nickel:
## LMFE
module LMFE ( clk, reset, Din, in_en, busy, out_valid, Dout, mem_cen, mem_wen, mem_addr, mem_d, mem_q);
input   clk;
input   reset;
input   in_en;
output  busy;
output  out_valid;
input   [7:0]  Din;
output  [7:0]  Dout;
output  mem_cen;
output  mem_wen;
output  [9:0]  mem_addr;
output  [7:0]  mem_d;
input   [7:0]  mem_q;
wire [7:0] med_d_w;
wire med_en_w;
wire med_del_w;
wire newline_w;
control MainCT( .clk(clk), .rst(reset), .data_in(Din), .in_en(in_en), .busy(busy), .med_data(med_d_w), .med_en(med_en_w), .med_del(med_del_w), .cen(mem_cen), .wen(mem_wen), .addr(mem_addr), .memd(mem_d), .memq(mem_q), .out_valid(out_valid), .newline(newline_w));
insert_sort med(.clk(clk), .rst(reset) , .data_valid(med_en_w) , .data_in(med_d_w), .data_out(Dout), .del_valid(med_del_w), .newline(newline_w)); 
endmodule
For scale: roughly 49 I/O pins, ~38,000 um^2 of cells after synthesis.
clock: 2.64 ns
lec_check: 0
abc_area: 1
cap_margin: 25
cell_pad_in_sites_detail_placement: 1
cell_pad_in_sites_global_placement: 0
core_margin: 9
core_utilization: 42
gpl_routability_driven: 0
hold_slack_margin: 0.23
max_routing_layer: met4
min_routing_layer: met1
place_density_lb_addon: 0.12
setup_slack_margin: 0.63
slew_margin: 20
run.sh (not shown) runs the stock make flow with config.mk's settings and CLKGATE_MAP_FILE=.
What ended nickel was a tool error in global routing (5_1_grt); the run never finished.
Setup changes, nickel to ember
# nickel
export LEC_CHECK = 0
export ABC_AREA = 1
export CAP_MARGIN = 25
export CELL_PAD_IN_SITES_DETAIL_PLACEMENT = 1
export CELL_PAD_IN_SITES_GLOBAL_PLACEMENT = 0
export CORE_MARGIN = 9
export CORE_UTILIZATION = 42
export GPL_ROUTABILITY_DRIVEN = 0
export HOLD_SLACK_MARGIN = 0.23
export MAX_ROUTING_LAYER = met4
export MIN_ROUTING_LAYER = met1
export PLACE_DENSITY_LB_ADDON = 0.12
export SETUP_SLACK_MARGIN = 0.63
export SLEW_MARGIN = 20
create_clock -name core_clock -period 2.64 [get_ports {clk}]
# ember
export LEC_CHECK = 0
export ABC_AREA = 1
export CAP_MARGIN = 20
export CORE_MARGIN = 2
export CORE_UTILIZATION = 66
export CTS_CLUSTER_SIZE = 98
export SLEW_MARGIN = 20
create_clock -name core_clock -period 3.39 [get_ports {clk}]
==> comparison <==
- In ember, the post-CTS setup buffer count came out 259 below the value in nickel.
- ember completed every stage of the flow, and the final layout passed the timing, DRC and antenna checks.
- Re placeable core area: nickel and ember aren't equal, and the higher value belongs to nickel.
- Delta (ember minus nickel): pre-CTS setup slack increased 0.66 ns, die size decreased about 40%.
Edits applied to the flow inputs when going from ember to indigo:
# ember
export LEC_CHECK = 0
export ABC_AREA = 1
export CAP_MARGIN = 20
export CORE_MARGIN = 2
export CORE_UTILIZATION = 66
export CTS_CLUSTER_SIZE = 98
export SLEW_MARGIN = 20
create_clock -name core_clock -period 3.39 [get_ports {clk}]
# indigo
export LEC_CHECK = 0
export ABC_AREA = 1
export CAP_MARGIN = 20
export CORE_MARGIN = 2
export CORE_UTILIZATION = 70
export CTS_CLUSTER_DIAMETER = 371
export SLEW_MARGIN = 20
create_clock -name core_clock -period 2.82 [get_ports {clk}]
## What came out
ember finished every step from synthesis to the final layout, and the layout passed the timing, DRC and antenna checks.
In indigo the implementation completed, yet the final layout does not meet the checks, the culprit being setup timing.
Against ember, indigo reports a filler-free cell count of the finished design that is higher.
Compared with ember, in indigo detailed-placement wirelength estimate +about 3.5%; utilization of the core after routing rose 9.9 points; via count of the first global-routing pass picked up an extra 1,527; maximum number of buffers from clock root to sink level; site row count now smaller.
ember reports its start point of the critical path as med.in_r[1] while indigo reports MainCT.work_counter[0].
In indigo relative to ember, non-clock buffer count had gone up by more than half.
~same xor/xnor share of the synthesized area in ember and indigo
The higher maximum fanout encountered on the critical timing path of ember and indigo is in ember.
Input changes introduced in harbor (baseline for comparison: indigo):
# indigo
export LEC_CHECK = 0
export ABC_AREA = 1
export CAP_MARGIN = 20
export CORE_MARGIN = 2
export CORE_UTILIZATION = 70
export CTS_CLUSTER_DIAMETER = 371
export SLEW_MARGIN = 20
create_clock -name core_clock -period 2.82 [get_ports {clk}]
# harbor
export LEC_CHECK = 0
export CAP_MARGIN = 20
export CORE_MARGIN = 2
export CORE_UTILIZATION = 40
export SLEW_MARGIN = 20
create_clock -name core_clock -period 4.21 [get_ports {clk}]
## What came out
indigo ran in full, but the layout does not pass; the checks complain about setup timing.
Having completed the whole flow, harbor delivered a layout that passed the timing, DRC and antenna checks.
Taking harbor over indigo, the wire length of the first global-routing pass ratio works out to 0.948.
Count of final setup violators: higher on indigo
First-iteration DRC count for harbor is lower than for indigo.
Number of gates on the worst path with buffers counted in harbor is 14 below indigo.
The fmax in indigo is 1.2 times that in harbor.

Starting RTL as in the previous note.
## LMFE
module LMFE ( clk, reset, Din, in_en, busy, out_valid, Dout, mem_cen, mem_wen, mem_addr, mem_d, mem_q);
input   clk;
input   reset;
input   in_en;
output  busy;
output  out_valid;
input   [7:0]  Din;
output  [7:0]  Dout;
output  mem_cen;
output  mem_wen;
output  [9:0]  mem_addr;
output  [7:0]  mem_d;
input   [7:0]  mem_q;
wire [7:0] med_d_w;
wire med_en_w;
wire med_del_w;
wire newline_w;
control MainCT( .clk(clk), .rst(reset), .data_in(Din), .in_en(in_en), .busy(busy), .med_data(med_d_w), .med_en(med_en_w), .med_del(med_del_w), .cen(mem_cen), .wen(mem_wen), .addr(mem_addr), .memd(mem_d), .memq(mem_q), .out_valid(out_valid), .newline(newline_w));
insert_sort med(.clk(clk), .rst(reset) , .data_valid(med_en_w) , .data_in(med_d_w), .data_out(Dout), .del_valid(med_del_w), .newline(newline_w)); 
endmodule
clock: 3.25 ns
lec_check: 0
cap_margin: 20
core_margin: 2
core_utilization: 71
cts_cluster_diameter: 57
setup_slack_margin: 0.85
slew_margin: 20
The starting point produced a layout that fails on negative setup slack.
==> next run, changes <==
- ABC_AREA: not set -> 1
- CORE_UTILIZATION: 71 -> 72
- CTS_CLUSTER_DIAMETER: 57 -> not set
- SETUP_SLACK_MARGIN: 0.85 -> not set
- clock period: 3.25 -> 5.38 ns (I/O delays scaled with it)
The changed run finished clean.
Global-route usage rises by 0.14 points.
Wire length decreases by 20%.
Sequential share of layout area came out higher by 4.6 points.
Hold slack degrades by 0.033 ns.
Design area came out lower by 15%.
Setup slack improves by 2.1 ns.
Area after synthesis decreases by 0.94%.
==> next run, changes <==
- ABC_AREA: 1 -> not set
- CORE_UTILIZATION: 72 -> 36
- clock period: 5.38 -> 8.77 ns (I/O delays scaled with it)
Result:
- The new run went through all stages and came out clean
- final area increases by 3.3%
- clock-buffer cell count goes down by 8
- register-to-register slack is better by 2.6 ns
- worst setup slack improved by 2.6 ns
- global-route usage goes down by 22 points
- critical path depth rises by 3
- first-iteration DRC count goes down by about 50%
==> next run, changes <==
- CORE_UTILIZATION: 36 -> 68
- CTS_CLUSTER_DIAMETER: not set -> 371
- clock period: 8.77 -> 3.5 ns (I/O delays scaled with it)
Effect: The changed run completed with no timing, DRC or antenna violations. Clock-buffer cell count is higher by 4. Register-to-register slack degrades by 3.7 ns. Wire length went up by 0.40%. Via count is higher by 4.6%.
==> next run, changes <==
- CORE_UTILIZATION: 68 -> 40
- CTS_CLUSTER_DIAMETER: 371 -> not set
- clock period: 3.5 -> 6.0 ns (I/O delays scaled with it)
=> Die area climbs by about 70%. Routed wire length climbs by 1.2%. Fmax drops by about 20%. Worst setup slack improved by 1.7 ns. Clock-buffer cell count stays the same. Cell area drops by 1.2%. Cell count climbs by 7.2%. Flip-flop count stays the same. Via count drops by 4.6%.
==> next run, changes <==
- CAP_MARGIN: 20 -> 15
- CELL_PAD_IN_SITES_GLOBAL_PLACEMENT: not set -> 1
- CORE_ASPECT_RATIO: not set -> 0.83
- CORE_MARGIN: 2 -> 10
- CORE_UTILIZATION: 40 -> 26
- CTS_CLUSTER_SIZE: not set -> 36
- GPL_ROUTABILITY_DRIVEN: not set -> 1
- HOLD_SLACK_MARGIN: not set -> 0.19
- MAX_ROUTING_LAYER: not set -> met4
- PLACE_DENSITY_LB_ADDON: not set -> 0.16
- SETUP_SLACK_MARGIN: not set -> 0.61
- TNS_END_PERCENT: not set -> 60
Result:
- The new run went through all stages and came out clean
- synthesized cell count stays the same
- via count is lower by 0.75%

Setup of v3:
Starting RTL as in the previous note.
==> flow/design.v (excerpt) <==
module LMFE ( clk, reset, Din, in_en, busy, out_valid, Dout, mem_cen, mem_wen, mem_addr, mem_d, mem_q);
Settings: LEC_CHECK=0, ABC_AREA=1, CAP_MARGIN=10, CELL_PAD_IN_SITES_GLOBAL_PLACEMENT=1, CORE_ASPECT_RATIO=1.06, CORE_MARGIN=2, CORE_UTILIZATION=20, CTS_CLUSTER_SIZE=81, GPL_TIMING_DRIVEN=1, MIN_ROUTING_LAYER=met1, PLACE_DENSITY_LB_ADDON=0.06, SLEW_MARGIN=20; clock period 2.81 ns.
Every stage of v3 finished as expected; the final checks, on the other hand, flagged negative setup slack, which means the layout fails.
The following lists how v51 was set up differently from v3:
Settings: SETUP_SLACK_MARGIN now -0.13, previously not set; CELL_PAD_IN_SITES_GLOBAL_PLACEMENT now 0, was 1; HOLD_SLACK_MARGIN now -0.06, previously not set; PLACE_DENSITY now 0.62, previously not set; CORE_UTILIZATION now 70, was 20; PLACE_DENSITY_LB_ADDON no longer set, was 0.06; the clock period (ns, I/O delays scaled along) now 2.35, was 2.81.
Findings:
v51: GRT-0116 in global routing (5_1_grt) -> run aborted
Cell area reported after detailed placement for v51: 3.0% down relative to v3
Core utilization before placement delta for v51 relative to v3: 51 points higher
Per the comparison of v51 with v3, total number of placement rows moved down, worst slack after detailed placement moved down, height of the die moved down, post-synth net total level.
Comparing v3 against v51, there is no change at all in per-instance average area after synthesis.
Compared to v3, v51 was floorplanned on a smaller die.
> inputs changed (v51 -> v44)
Settings: removing MIN_ROUTING_LAYER (formerly met1); removing SETUP_SLACK_MARGIN (formerly -0.13); removing CTS_CLUSTER_SIZE (formerly 81); removing PLACE_DENSITY (formerly 0.62); removing HOLD_SLACK_MARGIN (formerly -0.06); removing ABC_AREA (formerly 1); removing CELL_PAD_IN_SITES_GLOBAL_PLACEMENT (formerly 0); changing CAP_MARGIN from 10 to 20; removing GPL_TIMING_DRIVEN (formerly 1); removing CORE_ASPECT_RATIO (formerly 1.06); changing the clock period (ns, I/O delays scaled along) from 2.35 to 3.5.
[summary]
v44 reached the final stage; the timing, DRC and antenna checks on its layout passed. Looking at sequential area share after synthesis, v44 sits 0.31 points lower than v51 does. Comparing v44 and v51, the lower yosys stat chip area is on v51. Net count of the mapped netlist was higher in the run labelled v51. v44 vs v51: post-synthesis cell area up in v44. Compare v44 and v51 | area of the core lower: v51. v44 reports a lower placement row count than v51 does. Compared with v51, global placement routability congestion in v44 decreased by a few percent. The lower die size of v44 and v51 is in v51. v44 has share of synthesized area spent on multiplexers above what v51 had.
Input changes introduced in v19 (baseline for comparison: v44):
Settings: setting CTS_CLUSTER_DIAMETER to 270 for the first time; changing CORE_UTILIZATION from 70 to 68; setting CTS_CLUSTER_SIZE to 28 for the first time; changing the clock period (ns, I/O delays scaled along) from 3.5 to 3.25.
==> results <==
- The number of well taps number comes out higher for v19 vs v44.
- Compared v19 vs v44, and shortest period the worst path allows is down in v19.
- Comparing area of the multi-input gates for v44 and v19, the smaller number came from v44.
- Between v44 and v19, actual transition at the worst max-transition pin decreased.
- Comparing data arrival time of the critical path for v44 and v19, the bigger number came from v44.
- Looking only at number of clock buffer instances in the layout, and setting everything else aside, the higher value of v44 and v19 goes to v44.
- v19 against v44; weighted congestion at the end of routability-driven global placement is down by a few percent.
- v44 → v19: clock latency at the later pin of the worst-skew pair -30 ps, register-to-register slack -130 ps.
- Going from v44 to v19, the area overhead of the layout relative to synthesis was found to have gone down by 1.1 points.
The following lists how v4 was set up differently from v19:
Settings: CTS_CLUSTER_SIZE changed from 28 to 45; CTS_CLUSTER_DIAMETER removed (was 270); the clock period (ns, I/O delays scaled along) changed from 3.25 to 4.88.
Findings:
Compared with v19, v4 shows a final cell area excluding filler cells that is 330 µm² lower. The critical path launch point comes out MainCT.countwin_col_r[2]$_DFF_PP0_ in one run and MainCT.getw_counter[0]$_DFF_PP0_ in the other, namely in v19 and v4 respectively. Number of placed cells counting well taps (higher): v19. Comparing v4 and v19, the lower minimum setup slack after placement was measured on v19. Compared to v19, the routing of v4 uses less wire. Per the comparison of v4 with v19, wire length of the first global-routing pass lost about 1.3%, number of sinks on the clock net neither gained nor lost much, via count lost about 1.5%, critical-path maximum fanout picked up an extra 1.
